==> inputs of run a <==
## lascon_top
module lascon_top #(
    parameter int LASCON_VARIANT = 0
)(
    input  logic                                clk,
    input  logic                                rst,
    input  logic [2:0]                          mode_i,      
    input  logic [31:0]                         xof_len_i,   
    input  logic                                start_i,     
    input  logic                                abort_i,     
    output logic                                busy_o,      
    output logic                                done_o,      
    output logic                                tag_fail_o,  
    input  logic [63:0]                         s_axis_tdata,   
    input  logic [7:0]                          s_axis_tkeep,   
    input  logic [3:0]                          s_axis_tuser,   
    input  logic                                s_axis_tlast,   
    input  logic                                s_axis_tvalid,  
    output logic                                s_axis_tready,  
    output logic [63:0]                         m_axis_tdata,   
    output logic [7:0]                          m_axis_tkeep,   
    output logic [3:0]                          m_axis_tuser,   
    output logic                                m_axis_tlast,   
    output logic                                m_axis_tvalid,  
    input  logic                                m_axis_tready   
);
Settings: LEC_CHECK=0, CAP_MARGIN=35, CELL_PAD_IN_SITES_DETAIL_PLACEMENT=0, CORE_MARGIN=2, CORE_UTILIZATION=65, CTS_CLUSTER_DIAMETER=362, CTS_CLUSTER_SIZE=49, GPL_TIMING_DRIVEN=1, SLEW_MARGIN=20, TNS_END_PERCENT=5; clock period 5.44 ns.
run.sh (not shown) runs the stock make flow with config.mk's settings and CLKGATE_MAP_FILE=.
==> run b (differences from run a) <==
==> flow/config.mk (replaced) <==
export PLATFORM = sky130hd
export DESIGN_NAME = lascon_top
export DESIGN_NICKNAME = lascon_top
export VERILOG_FILES = /design/flow/design.v
export SDC_FILE = /design/flow/constraint.sdc
export NUM_CORES = 4
export LEC_CHECK = 0
export CAP_MARGIN = 20
export CORE_MARGIN = 2
export CORE_UTILIZATION = 40
export SETUP_SLACK_MARGIN = 0.3
export SLEW_MARGIN = 20
==> flow/constraint.sdc (replaced) <==
create_clock -name core_clock -period 7.0 [get_ports {clk}]
set_input_delay 1.4000 -clock core_clock [delete_from_list [all_inputs] [get_ports {clk}]]
set_output_delay 1.4000 -clock core_clock [all_outputs]
set_load 0.01 [all_outputs]
==> run c (differences from run a) <==
==> flow/config.mk (replaced) <==
export PLATFORM = sky130hd
export DESIGN_NAME = lascon_top
export DESIGN_NICKNAME = lascon_top
export VERILOG_FILES = /design/flow/design.v
export SDC_FILE = /design/flow/constraint.sdc
export NUM_CORES = 4
export LEC_CHECK = 0
export CAP_MARGIN = 20
export CORE_MARGIN = 2
export CORE_UTILIZATION = 72
export CTS_CLUSTER_DIAMETER = 191
export CTS_CLUSTER_SIZE = 35
export PLACE_DENSITY = 0.81
export SLEW_MARGIN = 20
==> flow/constraint.sdc (replaced) <==
create_clock -name core_clock -period 6.48 [get_ports {clk}]
set_input_delay 1.2960 -clock core_clock [delete_from_list [all_inputs] [get_ports {clk}]]
set_output_delay 1.2960 -clock core_clock [all_outputs]
set_load 0.01 [all_outputs]
==> reports/metrics.cfg <==
[run_status]
error_line=[ERROR GRT-0116] Global routing finished with congestion. Check the congestion regions in the DRC Viewer.
status=did not finish
haltStage=global routing

[grt]
met3_usage=0.639

[floorplan]
rows=95

[place]
dpl-instance-area_um2=55100

[clock_network]
post_cts_buffers=5
cts_made_buffers=19

the above is filed under run c

==> reports/metrics.cfg <==
[floorplan]
rows=128

[place]
dpl-instance-area_um2=56800

[run_status]
status=finished clean

[clock_network]
post_cts_buffers=2

[grt]
met3_usage=0.121

the above is filed under run b

==> reports/metrics.cfg <==
[run_status]
status=did not finish
haltStage=global routing
error_line=[ERROR GRT-0116] Global routing finished with congestion. Check the congestion regions in the DRC Viewer.

[place]
dpl-instance-area_um2=57800

[clock_network]
post_cts_buffers=23

the above is filed under run a


==> ember: inputs <==
lascon_top again, from the RTL that the note above started with.
Settings: LEC_CHECK=0, ABC_AREA=1, CAP_MARGIN=35, CELL_PAD_IN_SITES_DETAIL_PLACEMENT=2, CELL_PAD_IN_SITES_GLOBAL_PLACEMENT=2, CORE_ASPECT_RATIO=0.86, CORE_MARGIN=3, CORE_UTILIZATION=45, CTS_CLUSTER_SIZE=55, GPL_ROUTABILITY_DRIVEN=1, GPL_TIMING_DRIVEN=0, HOLD_SLACK_MARGIN=0.16, MAX_ROUTING_LAYER=met4, MIN_ROUTING_LAYER=met2, PLACE_DENSITY_LB_ADDON=0.21, SETUP_SLACK_MARGIN=0.38, SLEW_MARGIN=25, TNS_END_PERCENT=20; clock period 3.9 ns.
==> yarrow: changes against ember <==
==> flow/config.mk (replaced) <==
export PLATFORM = sky130hd
export DESIGN_NAME = lascon_top
export DESIGN_NICKNAME = lascon_top
export VERILOG_FILES = /design/flow/design.v
export SDC_FILE = /design/flow/constraint.sdc
export NUM_CORES = 4
export LEC_CHECK = 0
export CAP_MARGIN = 15
export CELL_PAD_IN_SITES_DETAIL_PLACEMENT = 2
export CELL_PAD_IN_SITES_GLOBAL_PLACEMENT = 2
export CORE_ASPECT_RATIO = 0.68
export CORE_MARGIN = 2
export CORE_UTILIZATION = 26
export CTS_CLUSTER_DIAMETER = 332
export CTS_CLUSTER_SIZE = 36
export GPL_TIMING_DRIVEN = 0
export MAX_ROUTING_LAYER = met4
export MIN_ROUTING_LAYER = met2
export SLEW_MARGIN = 10
==> flow/constraint.sdc (replaced) <==
create_clock -name core_clock -period 7.0 [get_ports {clk}]
set_input_delay 1.4000 -clock core_clock [delete_from_list [all_inputs] [get_ports {clk}]]
set_output_delay 1.4000 -clock core_clock [all_outputs]
set_load 0.01 [all_outputs]
==> maple: changes against ember <==
==> flow/config.mk (replaced) <==
export PLATFORM = sky130hd
export DESIGN_NAME = lascon_top
export DESIGN_NICKNAME = lascon_top
export VERILOG_FILES = /design/flow/design.v
export SDC_FILE = /design/flow/constraint.sdc
export NUM_CORES = 4
export LEC_CHECK = 0
export CAP_MARGIN = 20
export CORE_MARGIN = 2
export CORE_UTILIZATION = 68
export CTS_CLUSTER_SIZE = 35
export SLEW_MARGIN = 20
==> flow/constraint.sdc (replaced) <==
create_clock -name core_clock -period 6.02 [get_ports {clk}]
set_input_delay 1.2040 -clock core_clock [delete_from_list [all_inputs] [get_ports {clk}]]
set_output_delay 1.2040 -clock core_clock [all_outputs]
set_load 0.01 [all_outputs]
==> tundra: changes against ember <==
==> flow/config.mk (replaced) <==
export PLATFORM = sky130hd
export DESIGN_NAME = lascon_top
export DESIGN_NICKNAME = lascon_top
export VERILOG_FILES = /design/flow/design.v
export SDC_FILE = /design/flow/constraint.sdc
export NUM_CORES = 4
export LEC_CHECK = 0
export CAP_MARGIN = 20
export CORE_MARGIN = 2
export CORE_UTILIZATION = 40
export SETUP_SLACK_MARGIN = 0.3
export SLEW_MARGIN = 20
==> flow/constraint.sdc (replaced) <==
create_clock -name core_clock -period 9.86 [get_ports {clk}]
set_input_delay 1.9720 -clock core_clock [delete_from_list [all_inputs] [get_ports {clk}]]
set_output_delay 1.9720 -clock core_clock [all_outputs]
set_load 0.01 [all_outputs]
==> flow_summary.yaml <==
# implementation run metrics
placed_design:
  io_buffers: 198
outcome:
  status: "aborted with a tool error"
  firstError: "[ERROR DPL-0033] detailed placement checks failed during check placement."
  lastStage: "detailed placement"
yosys:
  synth_area_sq_um: 49400
floorplan:
  die_area_sq_um: 114000
  fp_util: 0.455
  die_x_microns: 363
  fp-row-count: 112
the above is filed under ember

==> flow_summary.yaml <==
# implementation run metrics
outcome:
  status: "aborted with a tool error"
  lastStage: "global routing"
  firstError: "[ERROR GRT-0116] Global routing finished with congestion. Check the congestion regions in the DRC Viewer."
floorplan:
  die_area_sq_um: 74600
  fp_util: 0.688
  die_x_microns: 273
placed_design:
  io_buffers: 199
the above is filed under maple

==> flow_summary.yaml <==
# implementation run metrics
floorplan:
  die_x_microns: 355
  fp_util: 0.404
  die_area_sq_um: 126000
  fp-row-count: 128
outcome:
  status: "timing/DRC/antenna clean"
yosys:
  synth_area_sq_um: 49200
timing:
  hold_violations: 0
placed_design:
  io_buffers: 199
the above is filed under tundra

==> flow_summary.yaml <==
# implementation run metrics
floorplan:
  die_x_microns: 532
  fp_util: 0.262
placed_design:
  io_buffers: 195
outcome:
  status: "aborted with a tool error"
  lastStage: "global routing"
  firstError: "[ERROR GRT-0116] Global routing finished with congestion. Check the congestion regions in the DRC Viewer."
yosys:
  synth_area_sq_um: 49200
the above is filed under yarrow


==> inputs of v33 <==
Starting RTL as in the previous note.
export LEC_CHECK = 0
export CAP_MARGIN = 35
export CELL_PAD_IN_SITES_DETAIL_PLACEMENT = 0
export CORE_MARGIN = 2
export CORE_UTILIZATION = 65
export CTS_CLUSTER_DIAMETER = 362
export CTS_CLUSTER_SIZE = 51
export GPL_TIMING_DRIVEN = 1
export SLEW_MARGIN = 20
export TNS_END_PERCENT = 5
create_clock -name core_clock -period 5.44 [get_ports {clk}]
==> v16 (differences from v33) <==
==> flow/config.mk (replaced) <==
export PLATFORM = sky130hd
export DESIGN_NAME = lascon_top
export DESIGN_NICKNAME = lascon_top
export VERILOG_FILES = /design/flow/design.v
export SDC_FILE = /design/flow/constraint.sdc
export NUM_CORES = 4
export LEC_CHECK = 0
export CAP_MARGIN = 20
export CORE_MARGIN = 2
export CORE_UTILIZATION = 57
export SETUP_SLACK_MARGIN = 0.3
export SLEW_MARGIN = 20
==> flow/constraint.sdc (replaced) <==
create_clock -name core_clock -period 4.49 [get_ports {clk}]
set_input_delay 0.8980 -clock core_clock [delete_from_list [all_inputs] [get_ports {clk}]]
set_output_delay 0.8980 -clock core_clock [all_outputs]
set_load 0.01 [all_outputs]
==> v29 (differences from v33) <==
==> flow/config.mk (replaced) <==
export PLATFORM = sky130hd
export DESIGN_NAME = lascon_top
export DESIGN_NICKNAME = lascon_top
export VERILOG_FILES = /design/flow/design.v
export SDC_FILE = /design/flow/constraint.sdc
export NUM_CORES = 4
export LEC_CHECK = 0
export CAP_MARGIN = 20
export CORE_MARGIN = 2
export CORE_UTILIZATION = 40
export SETUP_SLACK_MARGIN = 0.3
export SLEW_MARGIN = 20
==> flow/constraint.sdc (replaced) <==
create_clock -name core_clock -period 6.76 [get_ports {clk}]
set_input_delay 1.3520 -clock core_clock [delete_from_list [all_inputs] [get_ports {clk}]]
set_output_delay 1.3520 -clock core_clock [all_outputs]
set_load 0.01 [all_outputs]
==> comparison table <==
| metric | v29 | v33 | v16 |
|---|---|---|---|
| Status | timing/DRC/antenna clean | stopped before the end | stopped before the end |
| Last stage reached | - | global routing (5_1_grt) | global routing (5_1_grt) |
| Share of the core filled by cells before placement | 40.4% | 65.9% | 57.7% |
| Resized cells post-CTS | 96 | 252 | 917 |
| Gpl congestion | 1.09 | 1.29 | 1.25 |
| Worst slack, placed | -0.209 ns | -0.757 ns | -1.40 ns |
| Post-DP HPWL | 247 mm | 196 mm | 216 mm |
| CTS HTree Levels | 3 | 1 | 3 |
| Row cnt | 128 | 100 | 107 |
| Die X | 355 um | 279 um | 298 um |
| Core Box Area | 0.122 sq mm | 0.0747 sq mm | 0.0854 sq mm |
| Cell total after placement | 7,931 | 7,468 | 7,842 |
| Placed Area | 0.0573 sq mm | 0.0578 sq mm | 0.0608 sq mm |
| Buffers inserted by post-CTS timing repair | 16 | 30 | 190 |

==> inputs of run B <==
lascon_top again, from the RTL that the note above started with.
clock: 7.0 ns
lec_check: 0
cap_margin: 15
cell_pad_in_sites_global_placement: 2
core_aspect_ratio: 0.68
core_margin: 2
core_utilization: 26
cts_cluster_diameter: 332
cts_cluster_size: 12
gpl_timing_driven: 0
min_routing_layer: met2
slew_margin: 10
==> run M: changes against run B <==
==> flow/config.mk (replaced) <==
export PLATFORM = sky130hd
export DESIGN_NAME = lascon_top
export DESIGN_NICKNAME = lascon_top
export VERILOG_FILES = /design/flow/design.v
export SDC_FILE = /design/flow/constraint.sdc
export NUM_CORES = 4
export LEC_CHECK = 0
export CAP_MARGIN = 20
export CORE_MARGIN = 2
export CORE_UTILIZATION = 66
export CTS_CLUSTER_SIZE = 50
export SETUP_SLACK_MARGIN = -0.41
export SLEW_MARGIN = 20
==> flow/constraint.sdc (replaced) <==
create_clock -name core_clock -period 5.47 [get_ports {clk}]
set_input_delay 1.0940 -clock core_clock [delete_from_list [all_inputs] [get_ports {clk}]]
set_output_delay 1.0940 -clock core_clock [all_outputs]
set_load 0.01 [all_outputs]
==> run H: changes against run B <==
--- a/flow/config.mk
+++ b/flow/config.mk
@@ -10,8 +10,5 @@
 export CORE_ASPECT_RATIO = 0.68
 export CORE_MARGIN = 2
 export CORE_UTILIZATION = 26
-export CTS_CLUSTER_DIAMETER = 332
-export CTS_CLUSTER_SIZE = 12
 export GPL_TIMING_DRIVEN = 0
-export MIN_ROUTING_LAYER = met2
 export SLEW_MARGIN = 10
==> comparison table <==
| item | run B | run M | run H |
|---|---|---|---|
| Outcome | did not finish | did not finish | complete, but fails checks |
| Last stage reached | global routing (5_1_grt) | global routing (5_1_grt) | - |
| Violated checks | - | - | max-capacitance violations, max-slew violations, negative setup slack |
| Quantity of gates resized following cts | 432 | 70 | 401 |
| Std cell rows | 131 | 100 | 131 |
| Number of levels the H-tree was split into | 2 | 3 | 3 |
| Placeable core area | 0.188 mm2 | 0.0742 mm2 | 0.188 mm2 |
| Port bufs | 195 | 199 | 195 |
| Post-DP Area | 0.0579 mm2 | 0.0578 mm2 | 0.0579 mm2 |
| Number of CTS-inserted buffers | 50 | 66 | 72 |
| Floorplan utilization | 26.2% | 66.4% | 26.2% |
| Overall chip area | 0.193 mm2 | 0.0768 mm2 | 0.193 mm2 |
| Worst setup slack before clock tree synthesis | -2940 ps | -935 ps | -2810 ps |
| HPWL reported at the end of detailed placement | 367 mm | 197 mm | 363 mm |
| DIE WIDTH | 532 um | 277 um | 532 um |

==> v32: inputs <==
lascon_top again, from the RTL that the note above started with.
clock: 7.0 ns
lec_check: 0
cap_margin: 15
cell_pad_in_sites_detail_placement: 2
cell_pad_in_sites_global_placement: 3
core_aspect_ratio: 0.68
core_margin: 10
core_utilization: 26
cts_cluster_diameter: 332
cts_cluster_size: 36
gpl_timing_driven: 1
max_routing_layer: met4
min_routing_layer: met2
setup_slack_margin: -0.44
slew_margin: 0
==> v28: changes against v32 <==
- CAP_MARGIN: 15 -> 20
- CELL_PAD_IN_SITES_DETAIL_PLACEMENT: 2 -> default
- CELL_PAD_IN_SITES_GLOBAL_PLACEMENT: 3 -> default
- CORE_ASPECT_RATIO: 0.68 -> default
- CORE_MARGIN: 10 -> 2
- CORE_UTILIZATION: 26 -> 57
- CTS_CLUSTER_DIAMETER: 332 -> default
- CTS_CLUSTER_SIZE: 36 -> default
- GPL_TIMING_DRIVEN: 1 -> default
- MAX_ROUTING_LAYER: met4 -> default
- MIN_ROUTING_LAYER: met2 -> default
- SETUP_SLACK_MARGIN: -0.44 -> 0.57
- SLEW_MARGIN: 0 -> 20
==> flow/constraint.sdc (replaced) <==
create_clock -name core_clock -period 3.79 [get_ports {clk}]
set_input_delay 0.7580 -clock core_clock [delete_from_list [all_inputs] [get_ports {clk}]]
set_output_delay 0.7580 -clock core_clock [all_outputs]
set_load 0.01 [all_outputs]
==> v7: changes against v32 <==
- CAP_MARGIN: 15 -> 20
- CELL_PAD_IN_SITES_DETAIL_PLACEMENT: 2 -> default
- CELL_PAD_IN_SITES_GLOBAL_PLACEMENT: 3 -> default
- CORE_ASPECT_RATIO: 0.68 -> default
- CORE_MARGIN: 10 -> 2
- CORE_UTILIZATION: 26 -> 54
- CTS_CLUSTER_DIAMETER: 332 -> default
- CTS_CLUSTER_SIZE: 36 -> default
- GPL_TIMING_DRIVEN: 1 -> default
- MAX_ROUTING_LAYER: met4 -> default
- MIN_ROUTING_LAYER: met2 -> default
- SETUP_SLACK_MARGIN: -0.44 -> -0.41
- SLEW_MARGIN: 0 -> 20
==> flow/constraint.sdc (replaced) <==
create_clock -name core_clock -period 4.89 [get_ports {clk}]
set_input_delay 0.9780 -clock core_clock [delete_from_list [all_inputs] [get_ports {clk}]]
set_output_delay 0.9780 -clock core_clock [all_outputs]
set_load 0.01 [all_outputs]
==> impl_metrics.yaml <==
# physical design summary
floorplanning:
  die_h_um: 379
  die-area_um2: 208000
run_status:
  status: "did not finish"
  error: "[ERROR GRT-0116] Global routing finished with congestion. Check the congestion regions in the DRC Viewer."
  haltStage: "global routing (5_1_grt)"
placed_design:
  pre_cts_slack_ps: -518
  hpwlAfterDp_um: 321000
global_routing:
  met3_usage_pct: 87.5
  grt.total_usage_pct: 72.4
cts:
  htreeDepth: 1
  cts_buffers: 18
[end of results for v32]
==> impl_metrics.yaml <==
# physical design summary
placed_design:
  hpwlAfterDp_um: 221000
  pre_cts_slack_ps: -1560
run_status:
  status: "did not finish"
  error: "[ERROR GRT-0116] Global routing finished with congestion. Check the congestion regions in the DRC Viewer."
  haltStage: "global routing (5_1_grt)"
floorplanning:
  die_h_um: 298
logic_synthesis:
  syn_nets: 6093
cts:
  cts_buffers: 67
  htreeDepth: 3
global_routing:
  met3_usage_pct: 42.1
[end of results for v28]
==> impl_metrics.yaml <==
# physical design summary
floorplanning:
  die_h_um: 306
cts:
  htreeDepth: 3
  cts_buffers: 68
global_routing:
  met3_usage_pct: 29.5
placed_design:
  hpwlAfterDp_um: 217000
run_status:
  status: "failed layout checks"
  so_faults: "negative setup slack"
sta:
  setup_slack_ps: -526
  setup_viol: 64
[end of results for v7]
